exp/xenon:
## HW3_FPMUL_754SP
module HW3_FPMUL_754SP(Clk, Rst, St, FPmplier, FPmcand, Done, Ovf, Unf, FPproduct);
Size: about 71 flip-flops, about 100 I/O pins, roughly 0.022 mm2 of cells after synthesis.
==> flow/config.mk <==
export PLATFORM = sky130hd
export DESIGN_NAME = HW3_FPMUL_754SP
export DESIGN_NICKNAME = HW3_FPMUL_754SP
export VERILOG_FILES = /design/flow/design.v
export SDC_FILE = /design/flow/constraint.sdc
export NUM_CORES = 4
export LEC_CHECK = 0
export ABC_AREA = 0
export CAP_MARGIN = 0
export CELL_PAD_IN_SITES_DETAIL_PLACEMENT = 0
export CORE_ASPECT_RATIO = 0.5
export CORE_MARGIN = 7
export CORE_UTILIZATION = 69
export CTS_CLUSTER_DIAMETER = 201
export CTS_CLUSTER_SIZE = 98
export MAX_ROUTING_LAYER = met5
export PLACE_DENSITY_LB_ADDON = 0.07
export SETUP_SLACK_MARGIN = -1.12
export SLEW_MARGIN = 15
export TNS_END_PERCENT = 20
==> flow/constraint.sdc <==
create_clock -name core_clock -period 12.4 [get_ports {Clk}]
set_input_delay 2.4800 -clock core_clock [delete_from_list [all_inputs] [get_ports {Clk}]]
set_output_delay 2.4800 -clock core_clock [all_outputs]
set_load 0.01 [all_outputs]
run.sh (not shown) runs the stock make flow with config.mk's settings and CLKGATE_MAP_FILE=.
Relative to exp/xenon, the following input files were edited for exp/harbor:
# exp/xenon
export LEC_CHECK = 0
export ABC_AREA = 0
export CAP_MARGIN = 0
export CELL_PAD_IN_SITES_DETAIL_PLACEMENT = 0
export CORE_ASPECT_RATIO = 0.5
export CORE_MARGIN = 7
export CORE_UTILIZATION = 69
export CTS_CLUSTER_DIAMETER = 201
export CTS_CLUSTER_SIZE = 98
export MAX_ROUTING_LAYER = met5
export PLACE_DENSITY_LB_ADDON = 0.07
export SETUP_SLACK_MARGIN = -1.12
export SLEW_MARGIN = 15
export TNS_END_PERCENT = 20
create_clock -name core_clock -period 12.4 [get_ports {Clk}]
# exp/harbor
export LEC_CHECK = 0
export ABC_AREA = 0
export CAP_MARGIN = 0
export CELL_PAD_IN_SITES_DETAIL_PLACEMENT = 0
export CORE_MARGIN = 2
export CORE_UTILIZATION = 72
export CTS_CLUSTER_DIAMETER = 285
export CTS_CLUSTER_SIZE = 58
export MAX_ROUTING_LAYER = met5
export PLACE_DENSITY = 0.72
export SETUP_SLACK_MARGIN = 1.48
export SLEW_MARGIN = 15
export TNS_END_PERCENT = 5
create_clock -name core_clock -period 5.62 [get_ports {Clk}]
Diff exp/xenon..exp/harbor | synthesized area | unchanged
Summary of exp/harbor over exp/xenon: horizontal extent of the die lost 33%; share of synthesized registers carrying an async set or reset neither gained nor lost much; total placed instance area picked up an extra 11%.
When the final numbers for exp/xenon and exp/harbor were put side by side, the number of buffers inserted by post-CTS setup repair turned out to be greater in exp/harbor.
exp/harbor: floorplan-stage core utilization higher than exp/xenon
exp/harbor: it failed with a tool error in global routing, so there are no final results.
exp/harbor vs exp/xenon — post-cts sizing count rose 274.
Final weighted congestion in routability-driven placement in exp/harbor is 0.013 below exp/xenon.
Higher total instance count after detailed placement was reported by exp/harbor, not exp/xenon.
Here is what was changed in the inputs of exp/sierra compared with exp/harbor.
# exp/harbor
export LEC_CHECK = 0
export ABC_AREA = 0
export CAP_MARGIN = 0
export CELL_PAD_IN_SITES_DETAIL_PLACEMENT = 0
export CORE_MARGIN = 2
export CORE_UTILIZATION = 72
export CTS_CLUSTER_DIAMETER = 285
export CTS_CLUSTER_SIZE = 58
export MAX_ROUTING_LAYER = met5
export PLACE_DENSITY = 0.72
export SETUP_SLACK_MARGIN = 1.48
export SLEW_MARGIN = 15
export TNS_END_PERCENT = 5
create_clock -name core_clock -period 5.62 [get_ports {Clk}]
# exp/sierra
export LEC_CHECK = 0
export CAP_MARGIN = 20
export CORE_MARGIN = 2
export CORE_UTILIZATION = 40
export SLEW_MARGIN = 20
create_clock -name core_clock -period 8.6 [get_ports {Clk}]
--- outcome ---
- exp/sierra vs. exp/harbor: cell count after placement grew by 301, count of cells resized by post-cts repair shrank by 185, synthesized cell count held steady.
- Number of buffers added for setup after CTS for exp/sierra: 74 down relative to exp/harbor
- exp/sierra completed end to end with timing, DRC and antenna clean.
- For die extent in x, dividing the value from exp/sierra by the value from exp/harbor gives 1.3.
- Comparing exp/sierra against exp/harbor, there is no change at all in area share of fa/ha/maj cells after synthesis.
- Die span in y came out higher on exp/sierra than on exp/harbor.
- As far as basic-gate share of the synthesized area counting and, or, nand and nor cells goes, exp/harbor and exp/sierra are indistinguishable; the numbers are identical.
- Cmp exp/harbor and exp/sierra / worst slack at placement / lower: exp/harbor
- Detailed-placement wirelength estimate ends up higher on exp/sierra.
[inputs] exp/lagoon vs exp/sierra
# exp/sierra
export LEC_CHECK = 0
export CAP_MARGIN = 20
export CORE_MARGIN = 2
export CORE_UTILIZATION = 40
export SLEW_MARGIN = 20
create_clock -name core_clock -period 8.6 [get_ports {Clk}]
# exp/lagoon
export LEC_CHECK = 0
export ABC_AREA = 1
export CAP_MARGIN = 20
export CELL_PAD_IN_SITES_DETAIL_PLACEMENT = 0
export CELL_PAD_IN_SITES_GLOBAL_PLACEMENT = 2
export CORE_ASPECT_RATIO = 1.12
export CORE_MARGIN = 2
export CORE_UTILIZATION = 58
export CTS_CLUSTER_DIAMETER = 170
export GPL_ROUTABILITY_DRIVEN = 0
export GPL_TIMING_DRIVEN = 0
export HOLD_SLACK_MARGIN = 0.04
export MIN_ROUTING_LAYER = met2
export PLACE_DENSITY = 0.59
export SLEW_MARGIN = 5
create_clock -name core_clock -period 8.6 [get_ports {Clk}]
==> comparison <==
And-or/or-and share of the synthesized area: exp/lagoon < exp/sierra. exp/lagoon against exp/sierra: simple-gate area share of the yosys netlist rose 3.2 points; area of the core region decreased by 26% relative to the old numbers; area after synthesis +7.6%; total cell area reported by yosys after synthesis went up by 7.6%. [compare] base=exp/sierra new=exp/lagoon: parity-gate share of the synthesized area counting xor and xnor cells lost 0.84 points; number of cell instances after yosys synthesis picked up an extra 694; gate count after technology mapping picked up an extra 29%. exp/lagoon never completed, since it errored out during global placement without I/O. Comparing exp/sierra and exp/lagoon, the lower adder and majority cell fraction of the synthesized area was measured on exp/lagoon.

========
Setup of run 1:
The RTL this note starts from:
==> flow/design.v <==
module HW3_FPMUL_754SP(Clk, Rst, St, FPmplier, FPmcand, Done, Ovf, Unf, FPproduct);
	input Clk, Rst, St;
	input [31:0] FPmplier, FPmcand;
	output reg [31:0] FPproduct;
	output reg Ovf, Unf, Done;
	wire [47:0] mult_out;
	wire [8:0] expo_out;		 
	reg [22:0] F;
	reg [8:0] E, E_biased;
	reg S;
	reg [1:0] state;
	assign mult_out = ({1'b1, FPmplier[22:0]}) * ({1'b1, FPmcand[22:0]});
	assign expo_out = (FPmplier[30:23] - 8'd127) + (FPmcand[30:23] - 8'd127);
	always @ (posedge Clk)	begin
		Done <= 1'b0;
		Ovf <= 1'b0;
		Unf <= 1'b0;
		if(Rst == 1'b1) begin
			state <= 2'b00;
		end
		else
		case(state)
			0: begin
				if(St == 1'b0)
					state <= 2'b00;
				else
					state <= 2'b01;
			end
			1: begin
				state <= 2'b10;
				S <= FPmplier[31] ^ FPmcand[31];
				if(FPmplier == 32'b0 || FPmcand == 32'b0) begin
					E <= 9'b0;
					E_biased <= 9'b0;
					F <= mult_out[45:23];
				end
				else if(mult_out[47] == 1'b1) begin
					E <= expo_out + 9'b1;
					E_biased <= expo_out + 9'd128;
					F <= mult_out[46:24];
				end
				else begin
					E <= expo_out;
					E_biased <= expo_out + 9'd127;
					F <= mult_out[45:23];
				end
			end
			2: begin
				state <= 2'b0;
				Done <= 1'b1;
				if(E_biased > 8'b11111110)
					Ovf <= 1'b1;
				if(E_biased < 8'b00000001)
					Unf <= 1'b1;
				FPproduct <= {S, E_biased[7:0], F};
			end
			default: begin
				if(St == 1'b0)
					state <= 2'b00;
				else
					state <= 2'b01;
			end
		endcase
	end
endmodule
Settings: LEC_CHECK=0, ABC_AREA=0, CAP_MARGIN=0, CELL_PAD_IN_SITES_DETAIL_PLACEMENT=0, CORE_ASPECT_RATIO=1.49, CORE_MARGIN=10, CORE_UTILIZATION=69, CTS_CLUSTER_DIAMETER=201, CTS_CLUSTER_SIZE=98, MAX_ROUTING_LAYER=met5, PLACE_DENSITY=0.41, SETUP_SLACK_MARGIN=-1.12, SLEW_MARGIN=15, TNS_END_PERCENT=20; clock period 12.4 ns.
diff inputs: run 1 => run 2
==> flow/config.mk <==
export PLATFORM = sky130hd
export DESIGN_NAME = HW3_FPMUL_754SP
export DESIGN_NICKNAME = HW3_FPMUL_754SP
export VERILOG_FILES = /design/flow/design.v
export SDC_FILE = /design/flow/constraint.sdc
export NUM_CORES = 4
export LEC_CHECK = 0
export ABC_AREA = 0
export CAP_MARGIN = 0
export CELL_PAD_IN_SITES_DETAIL_PLACEMENT = 0
export CORE_MARGIN = 2
export CORE_UTILIZATION = 72
export CTS_CLUSTER_DIAMETER = 285
export CTS_CLUSTER_SIZE = 34
export MAX_ROUTING_LAYER = met5
export SETUP_SLACK_MARGIN = 1.1
export SLEW_MARGIN = 15
export TNS_END_PERCENT = 20
==> flow/constraint.sdc <==
create_clock -name core_clock -period 8.4 [get_ports {Clk}]
set_input_delay 1.6800 -clock core_clock [delete_from_list [all_inputs] [get_ports {Clk}]]
set_output_delay 1.6800 -clock core_clock [all_outputs]
set_load 0.01 [all_outputs]
--- outcome ---
- Run 2 | ERROR | 5_1_grt
- Every stage of the flow completed for run 1, and the final layout passed the timing, DRC and antenna checks.
- Floorplan-stage core utilization was higher in run 2 than in run 1.
- HPWL after detailed placement went up by a little under 10% going from run 1 to run 2.
- Post-placement cell count for run 2: 8.0% up relative to run 1
- Diff run 1..run 2 | post-synthesis sequential area ratio | negligible
- Run 1 → run 2: floorplan die area now sits lower, area inside the core boundary now sits lower.
Setup changes, run 2 to run 3
==> flow/config.mk <==
export PLATFORM = sky130hd
export DESIGN_NAME = HW3_FPMUL_754SP
export DESIGN_NICKNAME = HW3_FPMUL_754SP
export VERILOG_FILES = /design/flow/design.v
export SDC_FILE = /design/flow/constraint.sdc
export NUM_CORES = 4
export LEC_CHECK = 0
export CAP_MARGIN = 20
export CORE_MARGIN = 2
export CORE_UTILIZATION = 72
export PLACE_DENSITY_LB_ADDON = 0.2
export SETUP_SLACK_MARGIN = -0.09
export SLEW_MARGIN = 20
## What came out
Run 3: all stages done; final checks FAILED (capacitance limit, slew limit, setup timing).
Number of instances resized during post-cts repair, run 3 vs run 2: down by more than half
Summary of run 3 over run 2: number of cells after detailed placement up 27; routability congestion estimate from global placement up 5.0%; netlist area before placement flat.
The following lists how run 4 was set up differently from run 3:
-- flow/config.mk --
<<< run 3, line 7
export LEC_CHECK = 0
export CAP_MARGIN = 20
>>> run 4, line 7
export LEC_CHECK = 0
export ABC_AREA = 1
export CAP_MARGIN = 20
<<< run 3, line 10
export CORE_UTILIZATION = 72
export PLACE_DENSITY_LB_ADDON = 0.2
export SETUP_SLACK_MARGIN = -0.09
export SLEW_MARGIN = 20
>>> run 4, line 11
export CORE_UTILIZATION = 72
export CTS_CLUSTER_DIAMETER = 237
export CTS_CLUSTER_SIZE = 85
export PLACE_DENSITY_LB_ADDON = 0.2
export SLEW_MARGIN = 20
==> flow/constraint.sdc <==
create_clock -name core_clock -period 8.6 [get_ports {Clk}]
set_input_delay 1.7200 -clock core_clock [delete_from_list [all_inputs] [get_ports {Clk}]]
set_output_delay 1.7200 -clock core_clock [all_outputs]
set_load 0.01 [all_outputs]
Findings:
Run 4 reached the end of the flow, and the finished layout is clean on the timing, DRC and antenna checks. Run 4 vs. run 3: setup slack increased 0.72 ns; hold slack essentially unchanged; half-perimeter wire length after placement decreased about 8%. Run 4 — sequential share of layout area 0.38 points higher, run 3 as reference. The wire length of the first global-routing pass in run 3 is 1.06 times that in run 4. Run 4 vs run 3, buffer count excluding the clock tree in the final layout went down by 59%.
